==> inputs of v37 <==
==> flow/design.v <==
module div (
    input wire clk,
    input wire rst_n,
    input wire [32-1:0] dividend_i,     
    input wire [32-1:0] divisor_i,      
    input wire                       start_i,        
    input wire                       ctrl_ready_i,   
    input wire [                3:0] op_i,           
    output reg [32-1:0] result_o,   
    output reg busy_o,   
    output reg valid_o   
);
    typedef enum logic [3:0] {
        STATE_IDLE  = 4'b0001,
        STATE_START = 4'b0010,
        STATE_CALC  = 4'b0100,
        STATE_END   = 4'b1000
    } state_t;
    state_t state;
    reg [32-1:0] dividend_r;
    reg [32-1:0] divisor_r;
    reg [3:0] op_r;
    reg [31:0] count;
    reg [32-1:0] div_result;
    reg [32-1:0] div_remain;
    reg [32-1:0] minuend;
    reg invert_result;
    wire op_div = op_r[0];
    wire op_divu = op_r[1];
    wire op_rem = op_r[2];
    wire op_remu = op_r[3];
    wire [31:0] dividend_invert = (-dividend_r);
    wire [31:0] divisor_invert = (-divisor_r);
    wire minuend_ge_divisor = minuend >= divisor_r;
    wire [31:0] minuend_sub_res = minuend - divisor_r;
    wire [31:0] div_result_tmp = minuend_ge_divisor ? ({div_result[30:0], 1'b1}) : ({div_result[30:0], 1'b0});
    wire [31:0] minuend_tmp = minuend_ge_divisor ? minuend_sub_res[30:0] : minuend[30:0];
    wire [31:0] dividend_abs = dividend_r[31] ? -dividend_r : dividend_r;
    wire [31:0] divisor_abs = divisor_r[31] ? -divisor_r : divisor_r;
    always @(posedge clk) begin
        if (!rst_n) begin
            state         <= STATE_IDLE;
            result_o      <= 32'h0;
            div_result    <= 32'h0;
            div_remain    <= 32'h0;
            op_r          <= 4'h0;
            dividend_r    <= 32'h0;
            divisor_r     <= 32'h0;
            minuend       <= 32'h0;
            invert_result <= 1'b0;
            busy_o        <= 1'b0;
            valid_o       <= 1'b0;
            count         <= 32'h0;
        end else begin
            case (state)
                STATE_IDLE: begin
                    if (ctrl_ready_i) begin
                        valid_o <= 1'b0;
                        if (start_i == 1'b1) begin
                            op_r       <= op_i;
                            dividend_r <= dividend_i;
                            divisor_r  <= divisor_i;
                            state      <= STATE_START;
                            busy_o     <= 1'b1;
                        end else begin
                            op_r       <= 3'h0;
                            dividend_r <= 32'h0;
                            divisor_r  <= 32'h0;
                            result_o   <= 32'h0;
                            busy_o     <= 1'b0;
                        end
                    end
                end
                STATE_START: begin
                    valid_o <= 1'b0;
                    if (divisor_r == 32'h0) begin
                        if (op_div | op_divu) begin
                            result_o <= 32'hffffffff;
                        end else begin
                            result_o <= dividend_r;
                        end
                        state   <= STATE_IDLE;
                        busy_o  <= 1'b0;
                        valid_o <= 1'b1;
                    end else if (
                        (op_div | op_rem) ? (dividend_abs < divisor_abs) : (dividend_r < divisor_r)
                    ) begin
                        if (op_div) begin
                            result_o <= 32'b0;
                        end else if (op_rem) begin
                            result_o <= dividend_r;
                        end else if (op_divu) begin
                            result_o <= 32'b0;
                        end else if (op_remu) begin
                            result_o <= dividend_r;
                        end
                        state   <= STATE_IDLE;
                        busy_o  <= 1'b0;
                        valid_o <= 1'b1;
                    end else begin
                        busy_o     <= 1'b1;
                        count      <= 32'h40000000;
                        state      <= STATE_CALC;
                        div_result <= 32'h0;
                        div_remain <= 32'h0;
                        if (op_div | op_rem) begin
                            if (dividend_r[31] == 1'b1) begin
                                dividend_r <= dividend_invert;
                                minuend    <= dividend_invert[31];
                            end else begin
                                minuend <= dividend_r[31];
                            end
                            if (divisor_r[31] == 1'b1) begin
                                divisor_r <= divisor_invert;
                            end
                        end else begin
                            minuend <= dividend_r[31];
                        end
                        if ((op_div && (dividend_r[31] ^ divisor_r[31] == 1'b1))
                            || (op_rem && (dividend_r[31] == 1'b1))) begin
                            invert_result <= 1'b1;
                        end else begin
                            invert_result <= 1'b0;
                        end
                    end
                end
                STATE_CALC: begin
                    busy_o     <= 1'b1;
                    dividend_r <= {dividend_r[30:0], 1'b0};
                    div_result <= div_result_tmp;
                    count      <= {1'b0, count[31:1]};
                    if (|count) begin
                        minuend <= {minuend_tmp[30:0], dividend_r[30]};
                    end else begin
                        state <= STATE_END;
                        if (minuend_ge_divisor) begin
                            div_remain <= minuend_sub_res;
                        end else begin
                            div_remain <= minuend;
                        end
                    end
                end
                STATE_END: begin
                    state   <= STATE_IDLE;
                    busy_o  <= 1'b0;
                    valid_o <= 1'b1;
                    if (op_div | op_divu) begin
                        if (invert_result) begin
                            result_o <= (-div_result);
                        end else begin
                            result_o <= div_result;
                        end
                    end else begin
                        if (invert_result) begin
                            result_o <= (-div_remain);
                        end else begin
                            result_o <= div_remain;
                        end
                    end
                end
            endcase
        end
    end
endmodule
==> flow/run.sh <==
#!/bin/bash
# the make line also repeats each setting of config.mk as NAME=value (left out here)
make -C /OpenROAD-flow-scripts/flow DESIGN_CONFIG=/design/flow/config.mk WORK_HOME=/design/flow/orfs CLKGATE_MAP_FILE= finish
==> flow/config.mk <==
export PLATFORM = sky130hd
export DESIGN_NAME = div
export DESIGN_NICKNAME = div
export VERILOG_FILES = /design/flow/design.v
export SDC_FILE = /design/flow/constraint.sdc
export NUM_CORES = 4
export LEC_CHECK = 0
export ABC_AREA = 1
export CAP_MARGIN = 20
export CELL_PAD_IN_SITES_DETAIL_PLACEMENT = 1
export CELL_PAD_IN_SITES_GLOBAL_PLACEMENT = 1
export CORE_MARGIN = 7
export CORE_UTILIZATION = 40
export CTS_CLUSTER_DIAMETER = 152
export CTS_CLUSTER_SIZE = 11
export MAX_ROUTING_LAYER = met5
export SETUP_SLACK_MARGIN = 0.8
export SLEW_MARGIN = 30
export TNS_END_PERCENT = 75
==> flow/constraint.sdc <==
create_clock -name core_clock -period 8.0 [get_ports {clk}]
set_input_delay 1.6000 -clock core_clock [delete_from_list [all_inputs] [get_ports {clk}]]
set_output_delay 1.6000 -clock core_clock [all_outputs]
set_load 0.01 [all_outputs]
==> inputs of v14, as changes to v37 <==
- ABC_AREA: 1 -> unset
- CELL_PAD_IN_SITES_DETAIL_PLACEMENT: 1 -> unset
- CELL_PAD_IN_SITES_GLOBAL_PLACEMENT: 1 -> unset
- CORE_MARGIN: 7 -> 2
- CORE_UTILIZATION: 40 -> 72
- CTS_CLUSTER_DIAMETER: 152 -> 28
- CTS_CLUSTER_SIZE: 11 -> unset
- MAX_ROUTING_LAYER: met5 -> unset
- PLACE_DENSITY_LB_ADDON: unset -> 0.24
- SETUP_SLACK_MARGIN: 0.8 -> unset
- SLEW_MARGIN: 30 -> 20
- TNS_END_PERCENT: 75 -> 5
==> flow/constraint.sdc (replaced) <==
create_clock -name core_clock -period 5.43 [get_ports {clk}]
set_input_delay 1.0860 -clock core_clock [delete_from_list [all_inputs] [get_ports {clk}]]
set_output_delay 1.0860 -clock core_clock [all_outputs]
set_load 0.01 [all_outputs]
==> inputs of v33, as changes to v37 <==
- ABC_AREA: 1 -> unset
- CELL_PAD_IN_SITES_DETAIL_PLACEMENT: 1 -> unset
- CELL_PAD_IN_SITES_GLOBAL_PLACEMENT: 1 -> unset
- CORE_ASPECT_RATIO: unset -> 1.86
- CORE_MARGIN: 7 -> 2
- CTS_CLUSTER_DIAMETER: 152 -> 192
- CTS_CLUSTER_SIZE: 11 -> unset
- GPL_ROUTABILITY_DRIVEN: unset -> 0
- MAX_ROUTING_LAYER: met5 -> unset
- PLACE_DENSITY: unset -> 0.65
- SETUP_SLACK_MARGIN: 0.8 -> unset
- SLEW_MARGIN: 30 -> 20
- TNS_END_PERCENT: 75 -> unset
==> inputs of v28, as changes to v37 <==
- CORE_ASPECT_RATIO: unset -> 1.67
- CORE_UTILIZATION: 40 -> 25
- PLACE_DENSITY_LB_ADDON: unset -> 0.22
==> results <==
Standard cell with the maximum stage delay on the critical path: v33 nor2_8; v14 or4_4; v28 buf_4; v37 buf_4
Number of rows created at floorplan: v33 99; v14 54; v28 131; v37 80
Via density: v33 6.41; v14 7.67; v28 4.94; v37 5.59
Outcome: v33 finished clean; v14 finished with violations; v28 finished clean; v37 finished clean
Violated checks: v33 -; v14 setup timing; v28 -; v37 -
CP Data Arrival Time: v33 7.00 ns; v14 6.16 ns; v28 5.61 ns; v37 5.49 ns
Via count: v33 16.0k; v14 18.5k; v28 21.0k; v37 21.6k
Placed Instance Area: v33 17000 µm²; v14 17300 µm²; v28 20900 µm²; v37 20400 µm²
Flop+latch power: v33 1300 µW; v14 1890 µW; v28 1380 µW; v37 1410 µW
Number of nets produced by synthesis: v33 2138; v14 2138; v28 3428; v37 3428
Maximum level of the CTS H-tree: v33 1; v14 2; v28 1; v37 1
DRC marker count from the first detailed-route iteration: v33 1501; v14 3812; v28 1116; v37 1610
Clock input transition at the sequential cells of the worst setup and hold paths: v33 0.07 ns; v14 0.04 ns; v28 0.07 ns; v37 0.07 ns
Comb pwr: v33 856 µW; v14 1600 µW; v28 2270 µW; v37 2280 µW
Final estimated routing congestion in global placement: v33 -; v14 1.05; v28 0.880; v37 0.965
Total negative setup slack: v33 0 ns; v14 -19.21 ns; v28 0 ns; v37 0 ns
Rel. slew slack: v33 30.2%; v14 27.0%; v28 40.7%; v37 39.7%
Number of buffers added for setup after CTS: v33 0; v14 4; v28 0; v37 0
Fraction of synthesized area in multiplexers: v33 0.779%; v14 0.779%; v28 0%; v37 0%
Post-layout util: v33 45.8%; v14 88.7%; v28 28.3%; v37 44.4%


==> 01-05: inputs <==
// div: RTL as listed in full above, without the edits since
==> flow/config.mk <==
export PLATFORM = sky130hd
export DESIGN_NAME = div
export DESIGN_NICKNAME = div
export VERILOG_FILES = /design/flow/design.v
export SDC_FILE = /design/flow/constraint.sdc
export NUM_CORES = 4
export LEC_CHECK = 0
export ABC_AREA = 1
export CAP_MARGIN = 15
export CELL_PAD_IN_SITES_DETAIL_PLACEMENT = 1
export CORE_ASPECT_RATIO = 1.86
export CORE_MARGIN = 3
export CORE_UTILIZATION = 40
export CTS_CLUSTER_DIAMETER = 192
export GPL_ROUTABILITY_DRIVEN = 1
export MAX_ROUTING_LAYER = met4
export MIN_ROUTING_LAYER = met2
export SETUP_SLACK_MARGIN = -0.61
export SLEW_MARGIN = 20
==> flow/constraint.sdc <==
create_clock -name core_clock -period 8.0 [get_ports {clk}]
set_input_delay 1.6000 -clock core_clock [delete_from_list [all_inputs] [get_ports {clk}]]
set_output_delay 1.6000 -clock core_clock [all_outputs]
set_load 0.01 [all_outputs]
run.sh (not shown) runs the stock make flow with config.mk's settings and CLKGATE_MAP_FILE=.
==> 06-16 (differences from 01-05) <==
==> flow/config.mk (replaced) <==
export PLATFORM = sky130hd
export DESIGN_NAME = div
export DESIGN_NICKNAME = div
export VERILOG_FILES = /design/flow/design.v
export SDC_FILE = /design/flow/constraint.sdc
export NUM_CORES = 4
export LEC_CHECK = 0
export CAP_MARGIN = 20
export CORE_MARGIN = 2
export CORE_UTILIZATION = 66
export CTS_CLUSTER_DIAMETER = 28
export SLEW_MARGIN = 20
==> flow/constraint.sdc (replaced) <==
create_clock -name core_clock -period 5.43 [get_ports {clk}]
set_input_delay 1.0860 -clock core_clock [delete_from_list [all_inputs] [get_ports {clk}]]
set_output_delay 1.0860 -clock core_clock [all_outputs]
set_load 0.01 [all_outputs]
==> 05-03 (differences from 01-05) <==
==> flow/config.mk (replaced) <==
export PLATFORM = sky130hd
export DESIGN_NAME = div
export DESIGN_NICKNAME = div
export VERILOG_FILES = /design/flow/design.v
export SDC_FILE = /design/flow/constraint.sdc
export NUM_CORES = 4
export LEC_CHECK = 0
export CAP_MARGIN = 20
export CELL_PAD_IN_SITES_GLOBAL_PLACEMENT = 2
export CORE_ASPECT_RATIO = 1.77
export CORE_MARGIN = 2
export CORE_UTILIZATION = 44
export GPL_ROUTABILITY_DRIVEN = 0
export GPL_TIMING_DRIVEN = 1
export HOLD_SLACK_MARGIN = 0.14
export MAX_ROUTING_LAYER = met4
export PLACE_DENSITY_LB_ADDON = 0.12
export SETUP_SLACK_MARGIN = 1.18
export SLEW_MARGIN = 15
export TNS_END_PERCENT = 80
==> flow/constraint.sdc (replaced) <==
create_clock -name core_clock -period 5.89 [get_ports {clk}]
set_input_delay 1.1780 -clock core_clock [delete_from_list [all_inputs] [get_ports {clk}]]
set_output_delay 1.1780 -clock core_clock [all_outputs]
set_load 0.01 [all_outputs]
==> 07-17 (differences from 01-05) <==
==> flow/config.mk (replaced) <==
export PLATFORM = sky130hd
export DESIGN_NAME = div
export DESIGN_NICKNAME = div
export VERILOG_FILES = /design/flow/design.v
export SDC_FILE = /design/flow/constraint.sdc
export NUM_CORES = 4
export LEC_CHECK = 0
export CAP_MARGIN = 20
export CELL_PAD_IN_SITES_DETAIL_PLACEMENT = 0
export CELL_PAD_IN_SITES_GLOBAL_PLACEMENT = 0
export CORE_ASPECT_RATIO = 1.81
export CORE_MARGIN = 2
export CORE_UTILIZATION = 70
export CTS_CLUSTER_SIZE = 85
export GPL_TIMING_DRIVEN = 1
export PLACE_DENSITY = 0.64
export SETUP_SLACK_MARGIN = 2.43
export SLEW_MARGIN = 30
==> flow/constraint.sdc (replaced) <==
create_clock -name core_clock -period 8.71 [get_ports {clk}]
set_input_delay 1.7420 -clock core_clock [delete_from_list [all_inputs] [get_ports {clk}]]
set_output_delay 1.7420 -clock core_clock [all_outputs]
set_load 0.01 [all_outputs]
==> job_summary.md <==
## Synthesis and layout report

| Metric | Value |
|---|---|
| Global placer's final weighted congestion | 1.091 |
| Switch share | 0.4649 |
| Post-CTS setup buffers | 0 |
| Chip area | 50860 µm² |
| Yosys cell count | roughly 3300 |
| Worst-skew pair later-pin latency | ~0.6 ns |
| Hold Path Origin | div_remain[31] |
| Clock share of power | 0.268 |
| Status | finished clean |
Source of the figures above: 01-05

==> job_summary.md <==
## Synthesis and layout report

| Metric | Value |
|---|---|
| Status | finished with violations |
| Failed Checks | setup timing |
| Worst-skew pair later-pin latency | around 0.58 ns |
| PnR worst setup slack | -0.03545 ns |
| Clock share of power | 0.512 |
| # setup viols final | 2 |
Source of the figures above: 06-16

==> job_summary.md <==
## Synthesis and layout report

| Metric | Value |
|---|---|
| Status | finished clean |
| Pre-CTS setup slack | 0.1584 ns |
| Data buffer area share | 0.1387 |
| Worst-skew pair later-pin latency | 0.56 ns |
| Post-CTS setup buffers | 35 |
| CP Data Required Time | 6.29 ns |
| Chip area | 37380 µm² |
| Met3 usage | 0.03333 |
| Switch share | 0.3332 |
| Min Tclk post-route | 5.180 ns |
Source of the figures above: 05-03

==> job_summary.md <==
## Synthesis and layout report

| Metric | Value |
|---|---|
| Post-CTS setup buffers | 0 |
| Global placer's final weighted congestion | 1.098 |
| Chip area | 23770 µm² |
| Hold Path Origin | op_r[3] |
| Clock share of power | 0.352 |
| Post-CTS Hold Fix Bufs | 0 |
| Yosys cell count | a little under 2000 |
| Status | finished clean |
| Worst-skew pair later-pin latency | 0.55 ns |
| Max-capacitance violation count | 0 |
Source of the figures above: 07-17



==> job 1118 <==
RTL: the design.v shown in full above, as it stands there.
make LEC_CHECK=0 CAP_MARGIN=20 CORE_MARGIN=2 CORE_UTILIZATION=72 CTS_CLUSTER_SIZE=41 PLACE_DENSITY=0.65 SLEW_MARGIN=20 finish   # period 5.94 ns
==> job 3901: changes against job 1118 <==
CELL_PAD_IN_SITES_DETAIL_PLACEMENT = 0   (was default)
CELL_PAD_IN_SITES_GLOBAL_PLACEMENT = 0   (was default)
CORE_ASPECT_RATIO = 1.81   (was default)
CORE_UTILIZATION = 56   (was 72)
CTS_CLUSTER_SIZE = 85   (was 41)
GPL_TIMING_DRIVEN = 1   (was default)
PLACE_DENSITY = 0.5   (was 0.65)
SETUP_SLACK_MARGIN = 2.37   (was default)
SLEW_MARGIN = 30   (was 20)
==> flow/constraint.sdc (replaced) <==
create_clock -name core_clock -period 8.71 [get_ports {clk}]
set_input_delay 1.7420 -clock core_clock [delete_from_list [all_inputs] [get_ports {clk}]]
set_output_delay 1.7420 -clock core_clock [all_outputs]
set_load 0.01 [all_outputs]
==> results <==
metric	job 3901	job 1118
Share of power burned in registers	0.390	0.369
Critical Path Stages	18	20
Drt pass-1 iters	10	11
Overall routed net length	58,400 um	54,500 um
Total clock buffers created by CTS	23	26
Overall via count from detail_route	15,800	16,900
Iteration-0 DRC count of the detailed router	1,607	2,375
Crit Path Max Fanout	53	22
Final worst slack	2.73 ns	0.123 ns
Met1 usage	0.408	0.591
Signal arrival time at the worst endpoint	6.35 ns	6.20 ns
Routed wl met3	3600 um	7170 um
Number of filler cells placed in the layout	2,534	1,373
Cell area after layout	17,600 um2	18,000 um2
Outcome	timing/DRC/antenna clean	timing/DRC/antenna clean
Internal power component	0.00203 W	0.00315 W
# placed instances	2,290	2,261
Max Freq	167 MHz	172 MHz
Power and IR drop assume default switching activity.
